==> 11-09 <==
==> flow/design.v <==
module FAdd(
    input rst,
    input clk,
    input  [31:0]               a,
    input  [31:0]               b,
    output reg [31:0]           c,
    output reg [2:0]           state
);
    parameter NAN = 32'b01111111100000000000000000000001;  
    parameter ZERO = 32'b0;  
    wire a_s = a[31];
    wire b_s = b[31];
    wire [7:0] a_e = a[30:23];
    wire [7:0] b_e = b[30:23];
    wire [22:0] a_m = a[22:0];
    wire [22:0] b_m = b[22:0];
    wire a_e_max = a_e == 8'b11111111;
    wire b_e_max = b_e == 8'b11111111;
    wire a_e_min = a_e == 8'b0;
    wire b_e_min = b_e == 8'b0;
    wire a_m_min = a_m == 23'b0;
    wire b_m_min = b_m == 23'b0;
    wire a_inf = a_e_max & a_m_min;
    wire b_inf = b_e_max & b_m_min;
    wire a_nan = a_e_max & ~a_m_min;
    wire b_nan = b_e_max & ~b_m_min;
    wire a_zero = a_e_min & a_m_min;
    wire b_zero = b_e_min & b_m_min;
    wire a_denorm = a_e_min & ~a_m_min;
    wire b_denorm = b_e_min & ~b_m_min;
    wire inverse = (a_s ^ b_s) & (a_e == b_e) & (a_m == b_m);
    wire special_case = a_nan | b_nan | a_inf | b_inf | a_zero | b_zero | inverse;
    wire [31:0] special_output = (a_nan | b_nan) ? NAN :
    a_inf ? ((b_inf & (a_s ^ b_s)) ? NAN : a) :
    b_inf ? b :
    a_zero ? ((b_zero & (a_s ^ b_s) ? ZERO : b)) :
    b_zero ? a :
    inverse ? ZERO : 32'hffffffff;
    reg a_sign;
    reg b_sign;
    reg [26:0] a_add;
    reg [26:0] b_add;
    reg [7:0] a_exp;
    reg [7:0] b_exp;
    parameter READ = 3'd0,
    ALIGN = 3'd1,
    ADD = 3'd2,
    NORM = 3'd3,
    DENORM = 3'd4,
    ROUND = 3'd5,
    PACK = 3'd6,
    OUTPUT = 3'd7;
    reg c_sign;
    reg[27:0] c_add;
    reg[7:0] c_exp;
always @(posedge clk) begin
if (!rst) begin
    state <= READ;
end
else begin
case (state)
READ: begin
    a_sign <= a_s;
    b_sign <= b_s;
    a_add <= {~a_denorm, a_m, 3'b0};
    b_add <= {~b_denorm, b_m, 3'b0};
    a_exp <= a_denorm ? 8'b1 : a_e;
    b_exp <= b_denorm ? 8'b1 : b_e;
    c <= special_output;
    state <= special_case ? OUTPUT : ALIGN;
end
ALIGN: begin
    if (a_exp > b_exp) begin
        b_exp <= b_exp + 1;
        b_add <= b_add >> 1;
        b_add[0] <= b_add[0] | b_add[1];  
    end else if (a_exp < b_exp) begin
        a_exp <= a_exp + 1;
        a_add <= a_add >> 1;
        a_add[0] <= a_add[0] | a_add[1];
    end else begin
        state <= ADD;
    end
end
ADD: begin
    c_exp <= a_exp;
    if (a_sign == b_sign) begin
        c_add <= a_add + b_add;
        c_sign <= a_sign;
    end else if (a_add > b_add) begin
        c_add <= a_add - b_add;
        c_sign <= a_sign;
    end else begin
        c_add <= b_add - a_add;
        c_sign <= b_sign;
    end
    state <= NORM;
end
NORM: begin
    if (c_add[27]) begin  
        c_exp <= c_exp + 1;
        c_add <= c_add >> 1;
        c_add[0] <= c_add[0] | c_add[1];
    end else if (~c_add[26] & c_exp != 8'b0) begin  
        c_exp <= c_exp - 1;
        c_add <= c_add << 1;
    end else begin
        state <= DENORM;
    end
end
DENORM: begin
    if (c_exp == 8'b0) begin  
        c_exp <= c_exp + 1;
        c_add <= c_add >> 1;
        c_add[0] <= c_add[0] | c_add[1];
    end
    state <= ROUND;
end
ROUND: begin
    if (c_add[2] & (c_add[1] | c_add[0] | c_add[3])) begin
        c_add <= c_add + 4'b1000;
    end
    state <= PACK;
end
PACK: begin
    c[31] <= c_sign;
    c[22:0] <= c_add[25:3];
    if (c_exp == 8'b11111111) begin  
        c[30:0] <= {8'b11111111, 23'b0};
    end else if (c_add[27]) begin  
        c[30:23] <= c_exp + 1;
    end else if (~c_add[26]) begin  
        c[30:23] <= c_exp - 1;
    end else begin
        c[30:23] <= c_exp;
    end
    state <= OUTPUT;
end
OUTPUT: begin
end
endcase
end
end
endmodule
==> flow/run.sh <==
#!/bin/bash
# the make line also repeats each setting of config.mk as NAME=value (left out here)
make -C /OpenROAD-flow-scripts/flow DESIGN_CONFIG=/design/flow/config.mk WORK_HOME=/design/flow/orfs CLKGATE_MAP_FILE= finish
==> flow/config.mk <==
export PLATFORM = sky130hd
export DESIGN_NAME = FAdd
export DESIGN_NICKNAME = FAdd
export VERILOG_FILES = /design/flow/design.v
export SDC_FILE = /design/flow/constraint.sdc
export NUM_CORES = 4
export LEC_CHECK = 0
export CAP_MARGIN = 20
export CORE_MARGIN = 2
export CORE_UTILIZATION = 70
export CTS_CLUSTER_SIZE = 14
export PLACE_DENSITY = 0.95
export SETUP_SLACK_MARGIN = -0.38
export SLEW_MARGIN = 20
==> flow/constraint.sdc <==
create_clock -name core_clock -period 4.16 [get_ports {clk}]
set_input_delay 0.8320 -clock core_clock [delete_from_list [all_inputs] [get_ports {clk}]]
set_output_delay 0.8320 -clock core_clock [all_outputs]
set_load 0.01 [all_outputs]
==> 08-02: changes against 11-09 <==
- CORE_UTILIZATION: 70 -> 72
- CTS_CLUSTER_DIAMETER: default -> 384
- CTS_CLUSTER_SIZE: 14 -> 100
- PLACE_DENSITY: 0.95 -> 0.37
- SETUP_SLACK_MARGIN: -0.38 -> -0.69
==> flow/constraint.sdc (replaced) <==
create_clock -name core_clock -period 7.16 [get_ports {clk}]
set_input_delay 1.4320 -clock core_clock [delete_from_list [all_inputs] [get_ports {clk}]]
set_output_delay 1.4320 -clock core_clock [all_outputs]
set_load 0.01 [all_outputs]
==> 05-07: changes against 11-09 <==
- CORE_UTILIZATION: 70 -> 40
- CTS_CLUSTER_DIAMETER: default -> 400
- CTS_CLUSTER_SIZE: 14 -> 98
- HOLD_SLACK_MARGIN: default -> 0.28
- PLACE_DENSITY: 0.95 -> default
- SETUP_SLACK_MARGIN: -0.38 -> default
==> flow/constraint.sdc (replaced) <==
create_clock -name core_clock -period 10.0 [get_ports {clk}]
set_input_delay 2.0000 -clock core_clock [delete_from_list [all_inputs] [get_ports {clk}]]
set_output_delay 2.0000 -clock core_clock [all_outputs]
set_load 0.01 [all_outputs]
==> summary of the runs <==
08-02 produced a clean layout. 05-07 finished clean. 11-09 reached the layout checks and failed them: negative setup slack. Against 08-02, the die size of 05-07 is higher by 77%. Sequential share of layout area, lowest first: 11-09, 05-07, 08-02. Global-route usage, lowest first: 05-07, 11-09, 08-02. Sequential power, highest first: 11-09, 08-02, 05-07. Via count: 11-09 > 08-02 > 05-07. Worst setup slack, highest first: 05-07, 08-02, 11-09. The highest routed wire length belongs to 05-07, the lowest to 08-02. In area after synthesis, 08-02 and 11-09 do not differ.
No activity file was given, so power comes from the tool's default toggle rates.
